==> flow/design.v (excerpt) <==
module WorkingFinal(input clk, input reset, input wire[15:0] mem_rdata, output wire[15:0] mem_addr, output wire[15:0] mem_wdata, output wire mem_we, output wire halt);
	wire[15:0] MemOut, IRout, AluOutLo, AluOutHi, ALUInA, ALUInB, ALUInC, PCin, PCout, MemAddr, OutBusB, DMRout, RegWD1;
	wire ccpcwrite, ccirwrite, ccA, ccB, ccw1;
	wire[2:0] ccC, RFinB, curstate;
	wire[3:0] opcodereg, ccaluop;
	wire[15:0] LOout,Bout, RegWD2,OutBusA,OutBusC,Aout,Cout,PCSrcIn1,AluSrcCIn1,AluSrcCIn2,AluSrcCIn3,AluSrcCIn4;
	wire wNZ, wire1, PCwrite1,ccw2,ccpcwritecond,cciord,ccmemread,ccmemwrite,ccpcinit;
	wire[1:0] ccpcsource,ccmemtoreg;
	ctrlckt  cc (clk,reset,IRout[15:12],ccw1,ccw2,ccpcwritecond,ccpcwrite,cciord,ccmemread,ccmemwrite,ccmemtoreg,ccirwrite,ccA,ccB,ccC,ccpcsource,ccaluop,ccpcinit,opcodereg,curstate);
	and(wire1,ccpcwritecond,wNZ);
	or(PCwrite1,wire1,ccpcwrite);
	Register PC (PCin,16'd0,PCout,PCwrite1,ccpcinit,clk);
	Mux2to1 IorD (cciord,PCout,LOout,MemAddr);
	assign mem_addr = MemAddr;
	assign mem_wdata = Bout;
	assign mem_we = ccmemwrite;
	assign MemOut = mem_rdata;
	assign halt = (curstate == 3'b010) && (IRout[15:13] == 3'b111);
	IRlt ir1(clk,MemOut,ccirwrite,IRout);
	Register DMR(MemOut,16'd0,DMRout,1'b1,1'b0,clk);
	Mux4to1 MemToReg(ccmemtoreg,DMRout,LOout,PCout,16'd1,RegWD1);
	Mux4to1_3bit m4to13bit (IRout[5:3],IRout[11:9],IRout[15:14],RFinB);
  ...
Size: ~3300 cells after synthesis, about 23000 um^2 of cells after synthesis.
make LEC_CHECK=0 ABC_AREA=1 CAP_MARGIN=20 CORE_ASPECT_RATIO=1.47 CORE_MARGIN=2 CORE_UTILIZATION=72 CTS_CLUSTER_DIAMETER=385 CTS_CLUSTER_SIZE=98 PLACE_DENSITY=0.35 SETUP_SLACK_MARGIN=2.85 SLEW_MARGIN=20 TNS_END_PERCENT=5 finish   # period 15.3 ns
run.sh (not shown) runs the stock make flow with config.mk's settings and CLKGATE_MAP_FILE=.
The baseline stopped in global routing on GRT-0116.
Change:
Settings changed: CORE_ASPECT_RATIO 1.47 to unset, CORE_UTILIZATION 72 to 64, CTS_CLUSTER_DIAMETER 385 to unset, CTS_CLUSTER_SIZE 98 to unset, PLACE_DENSITY 0.35 to unset, SETUP_SLACK_MARGIN 2.85 to unset, TNS_END_PERCENT 5 to unset.
Clock period 15.3 ns to 39.6 ns, I/O delays scaled along.
What happened: Now the flow went through all stages and came out clean; die area rises by 12%; synthesized cell count does not change; synthesized area stays the same.

========
Starting RTL as in the previous note.
clock: 21.0 ns
lec_check: 0
abc_area: 1
cap_margin: 20
core_margin: 2
core_utilization: 69
cts_cluster_diameter: 229
cts_cluster_size: 74
max_routing_layer: met4
place_density: 0.36
setup_slack_margin: 3.98
slew_margin: 20
tns_end_percent: 5
The baseline ended with an error in global routing (5_1_grt) on GRT-0232.
==> next run, changes <==
==> flow/config.mk (replaced) <==
export PLATFORM = sky130hd
export DESIGN_NAME = WorkingFinal
export DESIGN_NICKNAME = WorkingFinal
export VERILOG_FILES = /design/flow/design.v
export SDC_FILE = /design/flow/constraint.sdc
export NUM_CORES = 4
export LEC_CHECK = 0
export CAP_MARGIN = 20
export CORE_MARGIN = 2
export CORE_UTILIZATION = 40
export SLEW_MARGIN = 20
==> flow/constraint.sdc (replaced) <==
create_clock -name core_clock -period 29.0 [get_ports {clk}]
set_input_delay 5.8000 -clock core_clock [delete_from_list [all_inputs] [get_ports {clk}]]
set_output_delay 5.8000 -clock core_clock [all_outputs]
set_load 0.01 [all_outputs]
Now the flow finished with timing, DRC and antenna clean.
Synthesized cell count falls by 10%.
Die size rose by 79%.
Synthesized area went up by 5.0%.

========
WorkingFinal again, from the RTL that the note above started with.
clock: 15.3 ns
lec_check: 0
abc_area: 1
cap_margin: 20
core_aspect_ratio: 1.77
core_margin: 2
core_utilization: 72
cts_cluster_diameter: 385
cts_cluster_size: 10
slew_margin: 20
tns_end_percent: 5
The baseline aborted during global routing.
Rerun with:
Settings changed: ABC_AREA 1 to default, CORE_ASPECT_RATIO 1.77 to default, CORE_UTILIZATION 72 to 40, CTS_CLUSTER_DIAMETER 385 to default, CTS_CLUSTER_SIZE 10 to default, TNS_END_PERCENT 5 to default.
Clock period 15.3 ns to 36.0 ns, I/O delays scaled along.
=> This time the run went through all stages and came out clean. Area after synthesis rose by a few percent. Die size climbs by well over a third. Synthesized cell count came out lower by roughly a tenth.

========
== run A ==
Starting RTL as in the previous note.
clock: 17.2 ns
lec_check: 0
abc_area: 0
cap_margin: 5
cell_pad_in_sites_detail_placement: 2
core_aspect_ratio: 0.63
core_margin: 6
core_utilization: 40
cts_cluster_size: 13
max_routing_layer: met5
min_routing_layer: met1
setup_slack_margin: 0.75
slew_margin: 40
tns_end_percent: 40
Run A did not run to completion, as it errored out during detailed placement.
Edits applied to the flow inputs when going from run A to run B:
- a change of SLEW_MARGIN from 40 to 20
- a deleted TNS_END_PERCENT that had been 40
- a change of CORE_MARGIN from 6 to 2
- a change of CAP_MARGIN from 5 to 20
- a deleted MAX_ROUTING_LAYER that had been met5
- a deleted CORE_ASPECT_RATIO that had been 0.63
- a deleted MIN_ROUTING_LAYER that had been met1
- a deleted SETUP_SLACK_MARGIN that had been 0.75
- a deleted ABC_AREA that had been 0
- a deleted CELL_PAD_IN_SITES_DETAIL_PLACEMENT that had been 2
- a deleted CTS_CLUSTER_SIZE that had been 13
- a change of the clock period (ns, I/O delays scaled along) from 17.2 to 30.0
## What came out
Run B was carried through to the last stage, and its layout satisfied the timing, DRC and antenna checks. Across both runs, core area was higher for run B than for run A. Taking run B as 1.0, run A lands at 0.79 on number of rows created at floorplan. Between run A and run B, the number of top-level pins figures differ only marginally. Re area enclosed by the die boundary: run B is 4200 um2 down on run A. Floorplan-stage core utilization | run B below run A. Floorplan die width, run B and run A: smaller value in run B.
> inputs changed (run B -> run C)
- SLEW_MARGIN changed from 20 to 0
- CELL_PAD_IN_SITES_DETAIL_PLACEMENT newly set to 1
- CAP_MARGIN changed from 20 to 15
### Flow results
- The faster design of the two is run B; run C tops out lower.
- Diff run B and run C: number of stages on the worst setup path higher in run C
- Relative to run B, fraction of the core area covered by cells at the end of the flow increased by 0.41 points in run C.
- The final wirelength in run C sits about 8% above the value recorded for run B.
- In the metrics for run B and run C, the one carrying the lower tally of clock buffers in the finished layout is run B.
Modified inputs, run D compared to run C
- removing CELL_PAD_IN_SITES_DETAIL_PLACEMENT (formerly 1)
- changing CAP_MARGIN from 15 to 20
- changing CORE_UTILIZATION from 40 to 63
- setting SETUP_SLACK_MARGIN to 5.0 for the first time
- changing SLEW_MARGIN from 0 to 20
- setting MAX_ROUTING_LAYER to met4 for the first time
Notes after the runs:
- From run D to run C, cell count after synthesis did not move at all.
- Diff run C -> run D: worst setup timing slack at the placement stage rose 0.64 ns; sequential-to-total area share from yosys stat now sits at about the same level.
- Status: run D FAILED at global routing (tool error)
- Run D: die area is about 36% lower than what run C reported.

========
WorkingFinal again, from the RTL that the note above started with.
==> flow/config.mk <==
export PLATFORM = sky130hd
export DESIGN_NAME = WorkingFinal
export DESIGN_NICKNAME = WorkingFinal
export VERILOG_FILES = /design/flow/design.v
export SDC_FILE = /design/flow/constraint.sdc
export NUM_CORES = 4
export LEC_CHECK = 0
export ABC_AREA = 0
export CAP_MARGIN = 10
export CELL_PAD_IN_SITES_DETAIL_PLACEMENT = 0
export CELL_PAD_IN_SITES_GLOBAL_PLACEMENT = 1
export CORE_MARGIN = 3
export CORE_UTILIZATION = 69
export CTS_CLUSTER_SIZE = 80
export GPL_ROUTABILITY_DRIVEN = 0
export HOLD_SLACK_MARGIN = 0.05
export PLACE_DENSITY = 0.65
export SETUP_SLACK_MARGIN = -1.68
export SLEW_MARGIN = 10
==> flow/constraint.sdc <==
create_clock -name core_clock -period 66.4 [get_ports {clk}]
set_input_delay 13.2800 -clock core_clock [delete_from_list [all_inputs] [get_ports {clk}]]
set_output_delay 13.2800 -clock core_clock [all_outputs]
set_load 0.01 [all_outputs]
The first run failed in global placement without I/O (3_1_place_gp_skip_io) on GPL-0301.
Next try:
CORE_UTILIZATION = 57   (was 69)
PLACE_DENSITY = default   (was 0.65)
PLACE_DENSITY_LB_ADDON = 0.23   (was default)
SETUP_SLACK_MARGIN = default   (was -1.68)
=> Now the flow finished with timing, DRC and antenna clean; synthesized cell count does not change; synthesized area stays the same; die area rose by about a fifth.
Next try:
ABC_AREA = 1   (was 0)
CELL_PAD_IN_SITES_GLOBAL_PLACEMENT = 0   (was 1)
CORE_UTILIZATION = 70   (was 57)
CTS_CLUSTER_DIAMETER = 342   (was default)
MAX_ROUTING_LAYER = met4   (was default)
PLACE_DENSITY = 0.6   (was default)
PLACE_DENSITY_LB_ADDON = default   (was 0.23)
SLEW_MARGIN = 40   (was 10)
clock period = 24.3 ns   (was 66.4 ns; I/O delays follow)
Outcome:
- Now the flow ended with an error in global routing (5_1_grt) with GRT-0116
- die area went down by 22%
- synthesized cell count grows by about 11%
- area after synthesis decreases by about 5%
Next try:
CTS_CLUSTER_DIAMETER = default   (was 342)
MAX_ROUTING_LAYER = default   (was met4)
PLACE_DENSITY = default   (was 0.6)
SLEW_MARGIN = 10   (was 40)
clock period = 25.9 ns   (was 24.3 ns; I/O delays follow)
After rerunning: The new run died in global routing (5_1_grt) on GRT-0232. Synthesized cell count is unchanged. Die size is unchanged. Synthesized area is unchanged.

========
Starting RTL as in the previous note.
Settings: LEC_CHECK=0, ABC_AREA=1, CAP_MARGIN=20, CORE_MARGIN=2, CORE_UTILIZATION=69, CTS_CLUSTER_DIAMETER=229, MAX_ROUTING_LAYER=met4, PLACE_DENSITY=0.62, SLEW_MARGIN=20, TNS_END_PERCENT=5; clock period 21.0 ns.
The baseline failed in global routing with GRT-0232.
Then changed:
Settings changed: ABC_AREA 1 to default, CORE_UTILIZATION 69 to 49, CTS_CLUSTER_DIAMETER 229 to default, MAX_ROUTING_LAYER met4 to default, PLACE_DENSITY 0.62 to default, TNS_END_PERCENT 5 to default.
Clock period 21.0 ns to 29.0 ns, I/O delays scaled along.
Effect: This time the run finished clean; die size rises by 47%; synthesized cell count goes down by 10%; area after synthesis is higher by about 5%.
Then changed:
Settings changed: ABC_AREA from default to 1, CORE_UTILIZATION 49 to 64, CTS_CLUSTER_SIZE from default to 99.
Clock period 29.0 ns to 17.9 ns, I/O delays scaled along.
This time the run aborted during global routing, error GRT-0116; die size falls by a quarter to a third; area after synthesis went down by a few percent; synthesized cell count rose by roughly a tenth.
